==> 04-26: inputs <==
## uSFFT
module uSFFT #(
    parameter BITWIDTH = 8,
    parameter BINPUT = 2
) (
    input wire iClk,
    input wire iRstN,
    input wire loadW,
    input wire iClr,
    input wire iAReal0,
    input wire iAImg0,
    input wire iAReal1,
    input wire iAImg1,
    input wire iBReal0,
    input wire iBImg0,
    input wire iBReal1,
    input wire iBImg1,
    input wire [BITWIDTH-1:0] iwReal,
    input wire [BITWIDTH-1:0] iwImg,
    output wire oCReal0,
    output wire oCImg0,
    output wire oCReal1,
    output wire oCImg1,
    output wire oDReal0,
    output wire oDImg0,
    output wire oDReal1,
    output wire oDImg1
);
make LEC_CHECK=0 ABC_AREA=0 CAP_MARGIN=35 CELL_PAD_IN_SITES_DETAIL_PLACEMENT=1 CORE_ASPECT_RATIO=1.12 CORE_MARGIN=10 CORE_UTILIZATION=55 CTS_CLUSTER_DIAMETER=54 CTS_CLUSTER_SIZE=96 GPL_ROUTABILITY_DRIVEN=0 GPL_TIMING_DRIVEN=0 MAX_ROUTING_LAYER=met4 PLACE_DENSITY=0.57 SETUP_SLACK_MARGIN=-0.12 SLEW_MARGIN=20 TNS_END_PERCENT=90 finish   # period 4.18 ns
run.sh (not shown) runs the stock make flow with config.mk's settings and CLKGATE_MAP_FILE=.
==> 09-02 (differences from 04-26) <==
- ABC_AREA: 0 -> not set
- CAP_MARGIN: 35 -> 20
- CELL_PAD_IN_SITES_DETAIL_PLACEMENT: 1 -> not set
- CORE_ASPECT_RATIO: 1.12 -> not set
- CORE_MARGIN: 10 -> 2
- CORE_UTILIZATION: 55 -> 65
- CTS_CLUSTER_DIAMETER: 54 -> not set
- CTS_CLUSTER_SIZE: 96 -> 41
- GPL_ROUTABILITY_DRIVEN: 0 -> not set
- GPL_TIMING_DRIVEN: 0 -> not set
- MAX_ROUTING_LAYER: met4 -> not set
- PLACE_DENSITY: 0.57 -> not set
- SETUP_SLACK_MARGIN: -0.12 -> 0.79
- TNS_END_PERCENT: 90 -> not set
==> flow/constraint.sdc (replaced) <==
create_clock -name core_clock -period 3.13 [get_ports {iClk}]
set_input_delay 0.6260 -clock core_clock [delete_from_list [all_inputs] [get_ports {iClk}]]
set_output_delay 0.6260 -clock core_clock [all_outputs]
set_load 0.01 [all_outputs]
==> 08-15 (differences from 04-26) <==
- ABC_AREA: 0 -> 1
- CAP_MARGIN: 35 -> 20
- CELL_PAD_IN_SITES_DETAIL_PLACEMENT: 1 -> not set
- CORE_ASPECT_RATIO: 1.12 -> not set
- CORE_MARGIN: 10 -> 2
- CORE_UTILIZATION: 55 -> 72
- CTS_CLUSTER_DIAMETER: 54 -> not set
- CTS_CLUSTER_SIZE: 96 -> 98
- GPL_ROUTABILITY_DRIVEN: 0 -> not set
- GPL_TIMING_DRIVEN: 0 -> not set
- MAX_ROUTING_LAYER: met4 -> not set
- PLACE_DENSITY: 0.57 -> not set
- SETUP_SLACK_MARGIN: -0.12 -> -0.16
- TNS_END_PERCENT: 90 -> not set
==> flow/constraint.sdc (replaced) <==
create_clock -name core_clock -period 1.68 [get_ports {iClk}]
set_input_delay 0.3360 -clock core_clock [delete_from_list [all_inputs] [get_ports {iClk}]]
set_output_delay 0.3360 -clock core_clock [all_outputs]
set_load 0.01 [all_outputs]
==> GITHUB_STEP_SUMMARY <==
## PnR job results

| Metric | Value |
|---|---|
| Non-Filler Instances | `5,156` |
| Via density | `5.91` |
| Fail Reasons | `negative setup slack` |
| Slew @ Worst Pin | `730 ps` |
| Area leader share | `0.440` |
| Status | `failed layout checks` |
| CP max stage cell | `fa_2` |
| Mi-comb count | `2,754` |
| Crit Path Max Fanout | `5` |
| Met1 GRT Util | `0.489` |
| Crit path depth | `10` |
| # setup viols final | `34` |
| Syn-to-layout area delta | `21.7%` |
| DP Worst Slack | `-528 ps` |
| Setup ws final | `-552 ps` |
That was 08-15.
==> GITHUB_STEP_SUMMARY <==
## PnR job results

| Metric | Value |
|---|---|
| Via density | `5.94` |
| Slew @ Worst Pin | `969 ps` |
| CP max stage cell | `dfrtp_2` |
| Status | `no timing/DRC/antenna violations` |
| Nets at Floorplan | `3,599` |
| Yosys adder share | `0.143` |
| Area leader share | `0.459` |
| Post-placement cell area | `34,100 sq um` |
| Non-Filler Instances | `4,146` |
| H-Tree Depth | `2` |
| WL/cell | `22.2 um` |
| Crit Path Max Fanout | `17` |
| Syn-to-layout area delta | `11.3%` |
| Mi-comb count | `2,259` |
| # setup viols final | `0` |
| Overall routed net length | `91.9 mm` |
| DIE WIDTH | `250 um` |
That was 04-26.
==> GITHUB_STEP_SUMMARY <==
## PnR job results

| Metric | Value |
|---|---|
| Slew @ Worst Pin | `797 ps` |
| Non-Filler Instances | `4,052` |
| CP max stage cell | `dfrtp_4` |
| Status | `no timing/DRC/antenna violations` |
| # setup viols final | `0` |
| Crit Path Max Fanout | `9` |
| Setup ws final | `504 ps` |
| Met1 GRT Util | `0.376` |
That was 09-02.


==> inputs of 03-12 <==
==> flow/design.v <==
module cntwithen #(
    parameter BITWIDTH = 4  
) (
    input wire iClk,  
    input wire iRstN,  
    input wire iEn, 
    input wire iClr, 
    output reg [BITWIDTH - 1:0] oCnt
);
    always@(posedge iClk or negedge iRstN) begin
        if(~iRstN) begin
            oCnt <= 0;
        end else begin
            if(iClr) begin
                oCnt <= 0;
            end else begin
                oCnt <= oCnt + iEn;
            end
        end
    end
endmodule
module lsz # (
    parameter BITWIDTH = 4,
    parameter LOGBITWIDTH = $clog2(BITWIDTH)  
) (
    input wire [BITWIDTH - 1: 0] iGrey,  
    output wire [BITWIDTH - 1: 0] oOneHot,  
    output reg [LOGBITWIDTH - 1: 0] lszIdx  
);
    wire [BITWIDTH - 1: 0] tc;  
    genvar i;
    assign tc[0] = ~iGrey[0]; 
    generate 
        for (i = 1; i < BITWIDTH; i = i + 1) begin
            assign tc[i] = tc[i - 1] | ~iGrey[i];
        end
    endgenerate
    genvar j;
    assign oOneHot[0] = tc[0];
    generate 
        for(j = 1; j < BITWIDTH; j = j + 1) begin
            assign oOneHot[j] = tc[j - 1] ^ tc[j];
        end
    endgenerate
    always@(*) begin
        case(oOneHot)
            'd1 : lszIdx = 'd0;
            'd2 : lszIdx = 'd1;
            'd4 : lszIdx = 'd2;
            'd8 : lszIdx = 'd3;
            'd16 : lszIdx = 'd4;
            'd32 : lszIdx = 'd5;
            'd64 : lszIdx = 'd6;
            'd128 : lszIdx = 'd7;
            'd256 : lszIdx = 'd8;
            'd512 : lszIdx = 'd9;
            default : lszIdx = 'd0;
        endcase
    end
endmodule
module sobolrng_core #(
    parameter BITWIDTH = 8
) (
    input wire iClk,  
    input wire iRstN,  
    input wire iEn,
    input wire iClr,
    input wire [BITWIDTH - 1: 0] iOneHot,  
    input wire [BITWIDTH*BITWIDTH - 1: 0] dirVec,
    output reg [BITWIDTH - 1: 0] oRand  
);
    wire [BITWIDTH * BITWIDTH - 1: 0] orVec;
    wire [BITWIDTH - 1: 0] vec;
    assign orVec[BITWIDTH - 1: 0] = iOneHot[0] ? dirVec[BITWIDTH - 1: 0] : 0;
    genvar i;
    generate 
        for(i = 1; i < BITWIDTH; i = i + 1) begin
            assign orVec[(i+1)*BITWIDTH-1:i*BITWIDTH] = orVec[i*BITWIDTH-1:(i-1)*BITWIDTH] | (iOneHot[i] ? dirVec[(i+1)*BITWIDTH-1 : i*BITWIDTH] : 0);
        end
    endgenerate
    assign vec = orVec[BITWIDTH*BITWIDTH - 1: (BITWIDTH-1)*BITWIDTH];
    always@(posedge iClk or negedge iRstN) begin
        if(~iRstN) begin
            oRand <= 0;
        end else begin
            if(iClr) begin
                oRand <= 0;
            end else begin
                if(iEn) begin
                    oRand <= oRand ^ vec;
                end else begin 
                    oRand <= oRand;
                end 
            end 
        end
    end
endmodule
module sobolrng #(
    parameter BITWIDTH = 8
) (
    input wire iClk,  
    input wire iRstN,  
    input wire iEn, 
    input wire iClr, 
    output wire [BITWIDTH - 1: 0] sobolseq
);
    wire [BITWIDTH - 1: 0] cntNum;
    wire [BITWIDTH - 1: 0] oneHot;
    wire [BITWIDTH*BITWIDTH - 1: 0] dirVec;
    cntwithen #(
        .BITWIDTH(BITWIDTH)
    ) u_cntwithen (
        .iClk(iClk),
        .iRstN(iRstN),
        .iEn(iEn),
        .iClr(iClr),
        .oCnt(cntNum)
    );
    lsz #(
        .BITWIDTH(BITWIDTH)
    ) u_lsz (
        .iGrey(cntNum),
        .oOneHot(oneHot),
        .lszIdx()
    );
        assign dirVec[1*BITWIDTH-1 : 0*BITWIDTH] = 'd128;
        assign dirVec[2*BITWIDTH-1 : 1*BITWIDTH] = 'd64;
        assign dirVec[3*BITWIDTH-1 : 2*BITWIDTH] = 'd32;
        assign dirVec[4*BITWIDTH-1 : 3*BITWIDTH] = 'd16;
        assign dirVec[5*BITWIDTH-1 : 4*BITWIDTH] = 'd8;
        assign dirVec[6*BITWIDTH-1 : 5*BITWIDTH] = 'd4;
        assign dirVec[7*BITWIDTH-1 : 6*BITWIDTH] = 'd2;
        assign dirVec[8*BITWIDTH-1 : 7*BITWIDTH] = 'd1;
    sobolrng_core #(
        .BITWIDTH(BITWIDTH)
    ) u_sobolrng_core (
        .iClk(iClk),
        .iRstN(iRstN),
        .iEn(iEn),
        .iClr(iClr),
        .iOneHot(oneHot),
        .dirVec(dirVec),
        .oRand(sobolseq)
    );
endmodule
module parallelcnt (
    input wire iClk,
    input wire iRstN,
    input wire iA,
    input wire iB,
    output wire [1:0] oC
);
    assign oC = iA + iB;
endmodule
module uSADD #(
    parameter BINPUT = 2
) (
    input wire iClk,
    input wire iRstN, 
    input wire iA,
    input wire iB,
    output wire oC
);
    wire [BINPUT-1:0] PCout;
    reg [1:0] acc;
    parallelcnt u_parallelcnt (
        .iClk(iClk),
        .iRstN(iRstN),
        .iA(iA),
        .iB(iB),
        .oC(PCout)
    );
    always@(posedge iClk or negedge iRstN) begin
        if(~iRstN) begin
            acc <= 0;
        end else begin
            acc <= acc[0] + PCout;
        end
    end
    assign oC = acc[1];
endmodule
module uSSUB #(
    parameter BINPUT = 2
) (
    input wire iClk,
    input wire iRstN, 
    input wire iA,
    input wire iB,
    output wire oC
);
    wire [BINPUT-1:0] PCout;
    reg [1:0] acc;
    parallelcnt u_parallelcnt (
        .iClk(iClk),
        .iRstN(iRstN),
        .iA(iA),
        .iB(~iB),
        .oC(PCout)
    );
    always@(posedge iClk or negedge iRstN) begin
        if(~iRstN) begin
            acc <= 0;
        end else begin
            acc <= acc[0] + PCout;
        end
    end
    assign oC = acc[1];
endmodule
module uMUL_bi #(
    parameter BITWIDTH = 8
) (
    input wire iClk,
    input wire iRstN,
    input wire iA,
    input wire [BITWIDTH - 1: 0] iB,
    input wire loadB,
    input wire iClr,
    output reg oMult
);
    reg [BITWIDTH-1:0] iB_buff;  
    wire [BITWIDTH-1:0] sobolseqIn;
    wire [BITWIDTH-1:0] sobolseq;
    wire andTop;
    wire andBot;
    wire iA_inv = ~iA;
    always@(posedge iClk or negedge iRstN) begin
        if(~iRstN) begin
            iB_buff <= 0;
        end else begin
            if(loadB) begin
                iB_buff <= iB;
            end else begin
                iB_buff <= iB_buff;
            end
        end
    end
    sobolrng #(
        .BITWIDTH(BITWIDTH)
    ) u_sobolrngTop (
        .iClk(iClk),
        .iRstN(iRstN),
        .iEn(iA_inv), 
        .iClr(iClr),
        .sobolseq(sobolseqIn)
    );
    sobolrng #(
        .BITWIDTH(BITWIDTH)
    ) u_sobolrngBot (
        .iClk(iClk),
        .iRstN(iRstN),
        .iEn(iA), 
        .iClr(iClr),
        .sobolseq(sobolseq)
    );
    assign andTop = iA_inv & ~(iB_buff > sobolseqIn);
    assign andBot = iA & (iB_buff > sobolseq);
    always@(*) begin
        oMult <= andTop | andBot;
    end
endmodule
module uButterfly #(
    parameter BITWIDTH = 8,
              BINPUT = 2
) (
    input wire iClk,
    input wire iRstN,
    input wire loadW,
    input wire iClr,
    input wire iReal0,
    input wire iImg0,
    input wire iReal1,
    input wire iImg1,
    input wire [BITWIDTH-1:0] iwReal,
    input wire [BITWIDTH-1:0] iwImg,
    output wire oReal0,
    output wire oImg0,
    output wire oReal1,
    output wire oImg1
);
    wire eq_Real1_x_wReal;
    wire eq_Real1_x_wImg;
    wire eq_Img1_x_wReal;
    wire eq_Img1_x_wImg;
    wire scalerReal0;
    wire scalerImg0;
    wire real_eq;
    wire img_eq;
    reg biZero;
    always@(posedge iClk or negedge iRstN) begin
        if(~iRstN) begin 
            biZero <= 0;
        end else begin
            biZero <= ~biZero;
        end
    end
    uMUL_bi #(
        .BITWIDTH(BITWIDTH)
    )u_uMUL_bi_Real1_x_wReal (
        .iClk(iClk),
        .iRstN(iRstN),
        .iA(iReal1),
        .iB(iwReal),
        .loadB(loadW),
        .iClr(iClr),
        .oMult(eq_Real1_x_wReal)
    );
    uMUL_bi #(
        .BITWIDTH(BITWIDTH)
    ) u_uMUL_bi_Real1_x_wImg (
        .iClk(iClk),
        .iRstN(iRstN),
        .iA(iReal1),
        .iB(iwImg),
        .loadB(loadW),
        .iClr(iClr),
        .oMult(eq_Real1_x_wImg)
    );
    uMUL_bi #(
        .BITWIDTH(BITWIDTH)
    ) u_uMUL_bi_Img1_x_wReal (
        .iClk(iClk),
        .iRstN(iRstN),
        .iA(iImg1),
        .iB(iwReal),
        .loadB(loadW),
        .iClr(iClr),
        .oMult(eq_Img1_x_wReal)
    );
    uMUL_bi #(
        .BITWIDTH(BITWIDTH)
    ) u_uMUL_bi_Img1_x_wImg (
        .iClk(iClk),
        .iRstN(iRstN),
        .iA(iImg1),
        .iB(iwImg),
        .loadB(loadW),
        .iClr(iClr),
        .oMult(eq_Img1_x_wImg)
    );
    uSSUB #(
        .BINPUT(BINPUT)
    ) u_uSSUB_realeq (
        .iClk(iClk),
        .iRstN(iRstN),
        .iA(eq_Real1_x_wReal),
        .iB(eq_Img1_x_wImg),
        .oC(real_eq)
    );
    uSADD #(
        .BINPUT(BINPUT)
    ) u_uSADD_imgeq (
        .iClk(iClk),
        .iRstN(iRstN),
        .iA(eq_Real1_x_wImg),
        .iB(eq_Img1_x_wReal),
        .oC(img_eq) 
    );
    uSADD #(
        .BINPUT(BINPUT)
    ) u_uSADD_scalerReal (
        .iClk(iClk),
        .iRstN(iRstN),
        .iA(iReal0),
        .iB(biZero),
        .oC(scalerReal0)
    );
    uSADD #(
        .BINPUT(BINPUT)
    ) uSADD_scalerImg (
        .iClk(iClk),
        .iRstN(iRstN),
        .iA(iImg0),
        .iB(biZero),
        .oC(scalerImg0)
    );
    uSADD #(
        .BINPUT(BINPUT)
    ) u_uSADD_oReal0 (
        .iClk(iClk),
        .iRstN(iRstN),
        .iA(scalerReal0),
        .iB(real_eq),
        .oC(oReal0) 
    );
    uSADD #(
        .BINPUT(BINPUT)
    ) u_uSADD_oImg0 (
        .iClk(iClk),
        .iRstN(iRstN),
        .iA(scalerImg0),
        .iB(img_eq),
        .oC(oImg0) 
    );
    uSSUB #(
        .BINPUT(BINPUT)
    ) u_uSSUB_oReal1 (
        .iClk(iClk),
        .iRstN(iRstN),
        .iA(scalerReal0),
        .iB(real_eq),
        .oC(oReal1) 
    );
    uSSUB #(
        .BINPUT(BINPUT)
    ) u_uSSUB_oImg1 (
        .iClk(iClk),
        .iRstN(iRstN),
        .iA(scalerImg0),
        .iB(img_eq),
        .oC(oImg1) 
    );
endmodule
module uSFFT #(
    parameter BITWIDTH = 8,
    parameter BINPUT = 2
) (
    input wire iClk,
    input wire iRstN,
    input wire loadW,
    input wire iClr,
    input wire iAReal0,
    input wire iAImg0,
    input wire iAReal1,
    input wire iAImg1,
    input wire iBReal0,
    input wire iBImg0,
    input wire iBReal1,
    input wire iBImg1,
    input wire [BITWIDTH-1:0] iwReal,
    input wire [BITWIDTH-1:0] iwImg,
    output wire oCReal0,
    output wire oCImg0,
    output wire oCReal1,
    output wire oCImg1,
    output wire oDReal0,
    output wire oDImg0,
    output wire oDReal1,
    output wire oDImg1
);
    wire mid1_Real0;
    wire mid1_Img0;
    wire mid1_Real1;
    wire mid1_Img1;
    wire mid2_Real0;
    wire mid2_Img0;
    wire mid2_Real1;
    wire mid2_Img1;
    uButterfly #(
        .BITWIDTH(BITWIDTH),
        .BINPUT(BINPUT)
    ) u_uButterfly_in1 (
        .iClk(iClk),
        .iRstN(iRstN),
        .loadW(loadW),
        .iClr(iClr),
        .iReal0(iAReal0),
        .iImg0(iAImg0),
        .iReal1(iAReal1),
        .iImg1(iAImg1),
        .iwReal(iwReal),
        .iwImg(iwImg),
        .oReal0(mid1_Real0),
        .oImg0(mid1_Img0),
        .oReal1(mid1_Real1),
        .oImg1(mid1_Img1)
    );
    uButterfly #(
        .BITWIDTH(BITWIDTH),
        .BINPUT(BINPUT)
    ) u_uButterfly_in2 (
        .iClk(iClk),
        .iRstN(iRstN),
        .loadW(loadW),
        .iClr(iClr),
        .iReal0(iBReal0),
        .iImg0(iBImg0),
        .iReal1(iBReal1),
        .iImg1(iBImg1),
        .iwReal(iwReal),
        .iwImg(iwImg),
        .oReal0(mid2_Real0),
        .oImg0(mid2_Img0),
        .oReal1(mid2_Real1),
        .oImg1(mid2_Img1)
    );
    uButterfly #(
        .BITWIDTH(BITWIDTH),
        .BINPUT(BINPUT)
    ) u_uButterfly_out13 (
        .iClk(iClk),
        .iRstN(iRstN),
        .loadW(loadW),
        .iClr(iClr),
        .iReal0(mid1_Real0),
        .iImg0(mid1_Img0),
        .iReal1(mid2_Real0),
        .iImg1(mid2_Img0),
        .iwReal(iwReal),
        .iwImg(iwImg),
        .oReal0(oCReal0),
        .oImg0(oCImg0),
        .oReal1(oCReal1),
        .oImg1(oCImg1)
    );
    uButterfly #(
        .BITWIDTH(BITWIDTH),
        .BINPUT(BINPUT)
    ) u_uButterfly_out24 (
        .iClk(iClk),
        .iRstN(iRstN),
        .loadW(loadW),
        .iClr(iClr),
        .iReal0(mid1_Real1),
        .iImg0(mid1_Img1),
        .iReal1(mid2_Real1),
        .iImg1(mid2_Img1),
        .iwReal(iwReal),
        .iwImg(iwImg),
        .oReal0(oDReal0),
        .oImg0(oDImg0),
        .oReal1(oDReal1),
        .oImg1(oDImg1)
    );
endmodule
==> flow/run.sh <==
#!/bin/bash
# the make line also repeats each setting of config.mk as NAME=value (left out here)
make -C /OpenROAD-flow-scripts/flow DESIGN_CONFIG=/design/flow/config.mk WORK_HOME=/design/flow/orfs CLKGATE_MAP_FILE= finish
==> flow/config.mk <==
export PLATFORM = sky130hd
export DESIGN_NAME = uSFFT
export DESIGN_NICKNAME = uSFFT
export VERILOG_FILES = /design/flow/design.v
export SDC_FILE = /design/flow/constraint.sdc
export NUM_CORES = 4
export LEC_CHECK = 0
export CAP_MARGIN = 20
export CORE_MARGIN = 2
export CORE_UTILIZATION = 72
export CTS_CLUSTER_SIZE = 80
export PLACE_DENSITY = 0.35
export SETUP_SLACK_MARGIN = -0.16
export SLEW_MARGIN = 20
==> flow/constraint.sdc <==
create_clock -name core_clock -period 2.28 [get_ports {iClk}]
set_input_delay 0.4560 -clock core_clock [delete_from_list [all_inputs] [get_ports {iClk}]]
set_output_delay 0.4560 -clock core_clock [all_outputs]
set_load 0.01 [all_outputs]
==> inputs of 11-22, as changes to 03-12 <==
- CAP_MARGIN: 20 -> 35
- CELL_PAD_IN_SITES_DETAIL_PLACEMENT: unset -> 0
- CTS_CLUSTER_SIZE: 80 -> 44
- GPL_ROUTABILITY_DRIVEN: unset -> 0
- PLACE_DENSITY: 0.35 -> unset
- PLACE_DENSITY_LB_ADDON: unset -> 0.27
- SETUP_SLACK_MARGIN: -0.16 -> 0.34
- TNS_END_PERCENT: unset -> 90
==> flow/constraint.sdc (replaced) <==
create_clock -name core_clock -period 2.85 [get_ports {iClk}]
set_input_delay 0.5700 -clock core_clock [delete_from_list [all_inputs] [get_ports {iClk}]]
set_output_delay 0.5700 -clock core_clock [all_outputs]
set_load 0.01 [all_outputs]
==> inputs of 08-05, as changes to 03-12 <==
- CORE_UTILIZATION: 72 -> 40
- CTS_CLUSTER_SIZE: 80 -> unset
- PLACE_DENSITY: 0.35 -> unset
- SETUP_SLACK_MARGIN: -0.16 -> -0.28
==> flow/constraint.sdc (replaced) <==
create_clock -name core_clock -period 3.03 [get_ports {iClk}]
set_input_delay 0.6060 -clock core_clock [delete_from_list [all_inputs] [get_ports {iClk}]]
set_output_delay 0.6060 -clock core_clock [all_outputs]
set_load 0.01 [all_outputs]
==> results <==
Seq/total area: 03-12 0.391; 08-05 0.405; 11-22 0.407
DRC marker count from the first detailed-route iteration: 03-12 1945; 08-05 1363; 11-22 2305
Clock insertion delay at the later pin of the skew report: 03-12 0.62 ns; 08-05 0.60 ns; 11-22 0.63 ns
Post-layout period usage of the worst path: 03-12 1.15; 08-05 0.908; 11-22 0.912
Largest driver fanout on the critical path: 03-12 5; 08-05 8; 11-22 8
Gates resized, CTS repair: 03-12 77; 08-05 0; 11-22 60
Die W: 03-12 216 um; 08-05 289 um; 11-22 216 um
Combinational power share: 03-12 0.239; 08-05 0.191; 11-22 0.229
Combinational power: 03-12 7.28 mW; 08-05 4.32 mW; 11-22 5.45 mW
Count of buffer and inverter cells on the critical path: 03-12 2; 08-05 2; 11-22 0
Met2 track utilization from global routing: 03-12 0.590; 08-05 0.273; 11-22 0.583
Area grow syn2layout: 03-12 17.6%; 08-05 13.4%; 11-22 12.9%
Non-filler instance count after layout: 03-12 4075; 08-05 4427; 11-22 3968
Global-route wire length before repair: 03-12 127 mm; 08-05 118 mm; 11-22 130 mm
Total via count after detailed routing: 03-12 25011; 08-05 22661; 11-22 25129
Min cycle time layout: 03-12 2.62 ns; 08-05 2.75 ns; 11-22 2.60 ns
Detailed-routing iteration count for the pre-antenna-repair pass: 03-12 8; 08-05 5; 11-22 6
Worst path depth: 03-12 8; 08-05 8; 11-22 6
Critical path's largest stage delay: 03-12 0.48 ns; 08-05 0.58 ns; 11-22 0.62 ns
Total negative slack: 03-12 -2.89 ns; 08-05 0 ns; 11-22 0 ns
# H-tree levels: 03-12 2; 08-05 3; 11-22 2
Result of the run: 03-12 complete, but fails checks; 08-05 no timing/DRC/antenna violations; 11-22 no timing/DRC/antenna violations
Violated checks: 03-12 negative setup slack; 08-05 -; 11-22 -
Antenna violations before repair: 03-12 0; 08-05 0; 11-22 1
Leak: 03-12 16.4 nW; 08-05 15.6 nW; 11-22 15.7 nW
Worst setup slack after placement: 03-12 -0.428 ns; 08-05 0.235 ns; 11-22 0.147 ns
Power is estimated from default activity; no workload was simulated.
